==> job 4966: inputs <==
==> flow/design.v <==
module maindec(
	input	[ 5:0]	op,
	output			memtoreg, memwrite, branch, alusrc, regdst, regwrite, jump,
	output	[ 1:0]	aluop,
	output			mulORreg, pcORreg, hilo, dstOR31, jr, wehi, welo,
	input [5:0] funct);
	reg 	[ 15:0]	controls;
	assign {regwrite, regdst, alusrc, branch, memwrite, memtoreg, jump, aluop, 
				mulORreg, pcORreg, hilo, dstOR31, jr, wehi, welo} = controls;
	always @(*)
		case(op)
			6'b000000: begin
						  case(funct)
								6'b011001: controls <= 16'b0000000000000011;  
								6'b010010: controls <= 16'b1100000001010000;  
								6'b010000: controls <= 16'b1100000001000000;  
								6'b001000: controls <= 16'b0000000000000100;  
								default:	controls <=   16'b1100000100000000;    
						  endcase
						  end
			6'b100011: controls <= 16'b1010010000000000;  
			6'b101011: controls <= 16'b0010100000000000;  
			6'b000100: controls <= 16'b0001000010000000;  
			6'b001000: controls <= 16'b1010000000000000;  
			6'b000010: controls <= 16'b0000001000000000;  
			6'b000011: controls <= 16'b1000001000101000;  
			default:   controls <= 16'bxxxxxxxxxxxxxxxx;  
		endcase
endmodule
module aludec(
	input		[5:0]	funct,
	input		[1:0]	aluop,
	output reg	[2:0]	alucontrol );
	always @(*)
		case(aluop)
			2'b00: alucontrol <= 3'b010;   
			2'b01: alucontrol <= 3'b110;   
			default: case(funct)           
				6'b100000: alucontrol <= 3'b010;  
				6'b100010: alucontrol <= 3'b110;  
				6'b100100: alucontrol <= 3'b000;  
				6'b100101: alucontrol <= 3'b001;  
				6'b101010: alucontrol <= 3'b111;  
				default:   alucontrol <= 3'bxxx;  
			endcase
		endcase
endmodule
module alu(
	input		[31:0]	a, b, 
	input		[ 2:0]	alucont, 
	output reg	[31:0]	result,
	output			zero );
	wire	[31:0]	b2, sum, slt;
	assign b2 = alucont[2] ? ~b:b; 
	assign sum = a + b2 + alucont[2];
	assign slt = sum[31];
	always@(*)
		case(alucont[1:0])
			2'b00: result <= a & b;
			2'b01: result <= a | b;
			2'b10: result <= sum;
			2'b11: result <= slt;
		endcase
	assign zero = (result == 32'b0);
endmodule
module multiplier(
   input [31:0] a, b,
	output [63:0] c);
	assign c = a * b;
endmodule
module adder(
	input	[31:0]	a, b,
	output	[31:0]	y );
	assign y = a + b;
endmodule
module sl2(
	input	[31:0]	a,
	output	[31:0]	y );
	assign y = {a[29:0], 2'b00};
endmodule
module signext(
	input	[15:0]	a,
	output	[31:0]	y );
	assign y = {{16{a[15]}}, a};
endmodule
module Dreg(
   input clk, reset, we,
	input [31:0] d,
	output reg [31:0] q
);
	always@(posedge clk, posedge reset)
		if(reset) q <= 32'b0;
		else 
				if(we) q <= d;
				else q <= q;
endmodule
module flopr #(parameter WIDTH = 8) (
	input					clk, reset,
	input		[WIDTH-1:0]	d, 
	output reg	[WIDTH-1:0]	q);
	always @(posedge clk, posedge reset)
		if (reset) q <= 0;
		else       q <= d;
endmodule
module mux2 #(parameter WIDTH = 8) (
	input	[WIDTH-1:0]	d0, d1, 
	input				s, 
	output	[WIDTH-1:0]	y );
	assign y = s ? d1 : d0; 
endmodule
module regfile(	
	input			clk, 
	input			we3, 
	input 	[ 4:0]	ra1, ra2, wa3, 
	input	[31:0] 	wd3, 
	output 	[31:0] 	rd1, rd2,
	input	[ 4:0] 	ra4,
	output 	[31:0] 	rd4);
	reg		[31:0]	rf[31:0];
    always @(posedge clk)
        if (we3)
			if (~ wa3[4])
				rf[{0,wa3[3:0]}] <= wd3;
			else
				rf[{1,wa3[3:0]}] <= wd3;
	assign rd1 = (ra1 != 0) ? rf[ra1[4:0]] : 0;
	assign rd2 = (ra2 != 0) ? rf[ra2[4:0]] : 0;
	assign rd4 = (ra4 != 0) ? rf[ra4[4:0]] : 0;
endmodule
module controller(
	input	[5:0]	op, funct,
	input			zero,
	output			memtoreg, memwrite, pcsrc, alusrc, regdst, regwrite, jump,
	output	[2:0]	alucontrol,
	output			mulORreg, pcORreg, hilo, dstOR31, jr, wehi, welo);
	wire	[1:0]	aluop;
	wire			branch;
	maindec	md(op, memtoreg, memwrite, branch, alusrc, regdst, regwrite, jump, aluop,
					mulORreg, pcORreg, hilo, dstOR31, jr, wehi, welo, funct);
	aludec	ad(funct, aluop, alucontrol);
	assign pcsrc = branch & zero;
endmodule
module datapath(
	input			clk, reset, memtoreg, pcsrc, alusrc, regdst, regwrite, jump,
	input	[2:0]	alucontrol,
	output			zero,
	output	[31:0]	pc,
	input	[31:0]	instr,
	output	[31:0]	aluout, writedata,
	input	[31:0]	readdata,
	input	[ 4:0]	dispSel,
	output	[31:0]	dispDat,
	input mulORreg, pcORreg, hilo, dstOR31, jr, wehi, welo);
	wire [4:0]  writereg, writereg_result;
	wire [31:0] pcnext, pcnextbr, pcplus4, pcbranch, signimm, signimmsh, srca, srcb, memtoreg_result;
	wire[63:0] product;
	wire [31:0] outHi, outLo, outHiLo, mulORreg_result, pcORreg_result, jrmux_result;
	flopr #(32) pcreg(clk, reset, jrmux_result, pc);
	adder       pcadd1(pc, 32'b100, pcplus4);
	sl2         immsh(signimm, signimmsh);
	adder       pcadd2(pcplus4, signimmsh, pcbranch);
	mux2 #(32)  pcbrmux(pcplus4, pcbranch, pcsrc, pcnextbr);
	mux2 #(32)  pcmux(pcnextbr, {pcplus4[31:28], instr[25:0], 2'b00}, jump, pcnext);
	mux2 #(32)  JRmux(pcnext, srca, jr, jrmux_result);
	regfile		rf(clk, regwrite, instr[25:21], instr[20:16], writereg, pcORreg_result, srca, writedata, dispSel, dispDat);
	mux2 #(5)	wrmux(instr[20:16], instr[15:11], regdst, writereg_result);
	mux2 #(5)	dst31Mux(writereg_result, 5'd31, dstOR31, writereg);
	mux2 #(32)	resmux(aluout, readdata, memtoreg, memtoreg_result);
	mux2 #(32) mulregMux(memtoreg_result, outHiLo, mulORreg, mulORreg_result);
	mux2 #(32) PCregMux(mulORreg_result, pcplus4, pcORreg, pcORreg_result);
	signext		se(instr[15:0], signimm);
	mux2 #(32)	srcbmux(writedata, signimm, alusrc, srcb);
	alu			alu(srca, srcb, alucontrol, aluout, zero);
	multiplier mul(srca, srcb, product);
	Dreg dhi(clk, reset, wehi, product[63:32], outHi);
	Dreg dlo(clk, reset, welo, product[31:0], outLo);
	mux2 #(32) HiLomux(outHi, outLo, hilo, outHiLo);
endmodule
module mips(
	input        	clk, reset,
	output	[31:0]	pc,
	input 	[31:0]	instr,
	output			memwrite,
	output	[31:0]	aluout, writedata,
	input 	[31:0]	readdata,
	input	[ 4:0]	dispSel,
	output	[31:0]	dispDat );
	wire 			memtoreg, pcsrc, zero, alusrc, regdst, regwrite, jump;
	wire	[2:0] 	alucontrol;
	wire			mulORreg, pcORreg, hilo, dstOR31, jr, wehi, welo;
	controller c(instr[31:26], instr[5:0], zero,
				memtoreg, memwrite, pcsrc,
				alusrc, regdst, regwrite, jump,
				alucontrol,
				mulORreg, pcORreg, hilo, dstOR31, jr, wehi, welo);
	datapath dp(clk, reset, memtoreg, pcsrc,
				alusrc, regdst, regwrite, jump,
				alucontrol, zero, pc, instr, aluout, 
				writedata, readdata, dispSel, dispDat,
				mulORreg, pcORreg, hilo, dstOR31, jr, wehi, welo);
endmodule
==> flow/run.sh <==
#!/bin/bash
# the make line also repeats each setting of config.mk as NAME=value (left out here)
make -C /OpenROAD-flow-scripts/flow DESIGN_CONFIG=/design/flow/config.mk WORK_HOME=/design/flow/orfs CLKGATE_MAP_FILE= finish
==> flow/config.mk <==
export PLATFORM = sky130hd
export DESIGN_NAME = mips
export DESIGN_NICKNAME = mips
export VERILOG_FILES = /design/flow/design.v
export SDC_FILE = /design/flow/constraint.sdc
export NUM_CORES = 4
export LEC_CHECK = 0
export ABC_AREA = 1
export CAP_MARGIN = 20
export CORE_MARGIN = 2
export CORE_UTILIZATION = 70
export PLACE_DENSITY = 0.66
export SETUP_SLACK_MARGIN = 2.32
export SLEW_MARGIN = 20
==> flow/constraint.sdc <==
create_clock -name core_clock -period 8.84 [get_ports {clk}]
set_input_delay 1.7680 -clock core_clock [delete_from_list [all_inputs] [get_ports {clk}]]
set_output_delay 1.7680 -clock core_clock [all_outputs]
set_load 0.01 [all_outputs]
==> inputs of job 6827, as changes to job 4966 <==
Settings changed: ABC_AREA 1 to default, CELL_PAD_IN_SITES_GLOBAL_PLACEMENT from default to 2, CORE_MARGIN 2 to 10, CORE_UTILIZATION 70 to 35, GPL_TIMING_DRIVEN from default to 0, HOLD_SLACK_MARGIN from default to 0.14, MAX_ROUTING_LAYER from default to met4, PLACE_DENSITY 0.66 to default, PLACE_DENSITY_LB_ADDON from default to 0.08, SETUP_SLACK_MARGIN 2.32 to 2.6, SLEW_MARGIN 20 to 5, TNS_END_PERCENT from default to 25.
==> flow/constraint.sdc (replaced) <==
create_clock -name core_clock -period 12.0 [get_ports {clk}]
set_input_delay 2.4000 -clock core_clock [delete_from_list [all_inputs] [get_ports {clk}]]
set_output_delay 2.4000 -clock core_clock [all_outputs]
set_load 0.01 [all_outputs]
==> results.json <==
{
  "core-area_sq_um": 279000,
  "status": "finished with violations",
  "setup_viol": 5,
  "so.violations": "negative setup slack",
  "row_count": 194,
  "fin_ws_ns": -0.198
}
(the above is from job 6827)
==> results.json <==
{
  "core-area_sq_um": 146000,
  "synthDistinctLibCells": 65,
  "grt_use_met3_pct": 66.6,
  "row_count": 140,
  "stop_error": "[ERROR GRT-0232] Routing congestion too high. Check the congestion heatmap in the GUI.",
  "busiest_layer": "met2",
  "status": "aborted with a tool error",
  "yosysSeqAreaShare_pct": 32.1,
  "lastStage": "5_1_grt"
}
(the above is from job 4966)


==> job 3285: inputs <==
Starts from the design.v that is shown in full above.
Settings: LEC_CHECK=0, CAP_MARGIN=20, CELL_PAD_IN_SITES_DETAIL_PLACEMENT=2, CELL_PAD_IN_SITES_GLOBAL_PLACEMENT=2, CORE_MARGIN=2, CORE_UTILIZATION=20, SLEW_MARGIN=20; clock period 12.0 ns.
run.sh (not shown) runs the stock make flow with config.mk's settings and CLKGATE_MAP_FILE=.
==> job 2462 (differences from job 3285) <==
==> flow/config.mk (replaced) <==
export PLATFORM = sky130hd
export DESIGN_NAME = mips
export DESIGN_NICKNAME = mips
export VERILOG_FILES = /design/flow/design.v
export SDC_FILE = /design/flow/constraint.sdc
export NUM_CORES = 4
export LEC_CHECK = 0
export CAP_MARGIN = 0
export CORE_MARGIN = 2
export CORE_UTILIZATION = 72
export CTS_CLUSTER_DIAMETER = 400
export CTS_CLUSTER_SIZE = 10
export PLACE_DENSITY_LB_ADDON = 0.27
export SETUP_SLACK_MARGIN = -1.17
export SLEW_MARGIN = 20
==> flow/constraint.sdc (replaced) <==
create_clock -name core_clock -period 12.3 [get_ports {clk}]
set_input_delay 2.4600 -clock core_clock [delete_from_list [all_inputs] [get_ports {clk}]]
set_output_delay 2.4600 -clock core_clock [all_outputs]
set_load 0.01 [all_outputs]
==> summary of the runs <==
Job 2462 never finished: it broke off in global routing (5_1_grt) on GRT-0232. Job 3285 passed the timing, DRC and antenna checks.
In die size, job 3285 is at 3.6 times the value of job 2462.
In synthesized area, job 2462 and job 3285 do not differ.
In synthesized cell count, job 2462 and job 3285 do not differ.
==> figures <==
                                                                  job 3285                   job 2462
Run status                                         complete, no violations  aborted with a tool error
Failing step                                                             -   global routing (5_1_grt)
Placed instance count                                                15200                      10200
Inserted Clock Buffers                                                 144                        121
Total of cells resized after clock tree synthesis                        8                          0
Placed instance area                                             0.117 mm2                  0.109 mm2
Post-detail-place hpwl                                           375000 um                  300000 um
Area of the core                                                 0.489 mm2                  0.135 mm2
Postcts setup bufs                                                       1                          0
Number of core rows                                                    257                        135
Worst slack at placement                                          -1230 ps                    -562 ps
Area of the die                                                  0.497 mm2                  0.139 mm2
Floorplan die width                                                 705 um                     373 um
Final GP Congestion                                                  0.926                       1.08
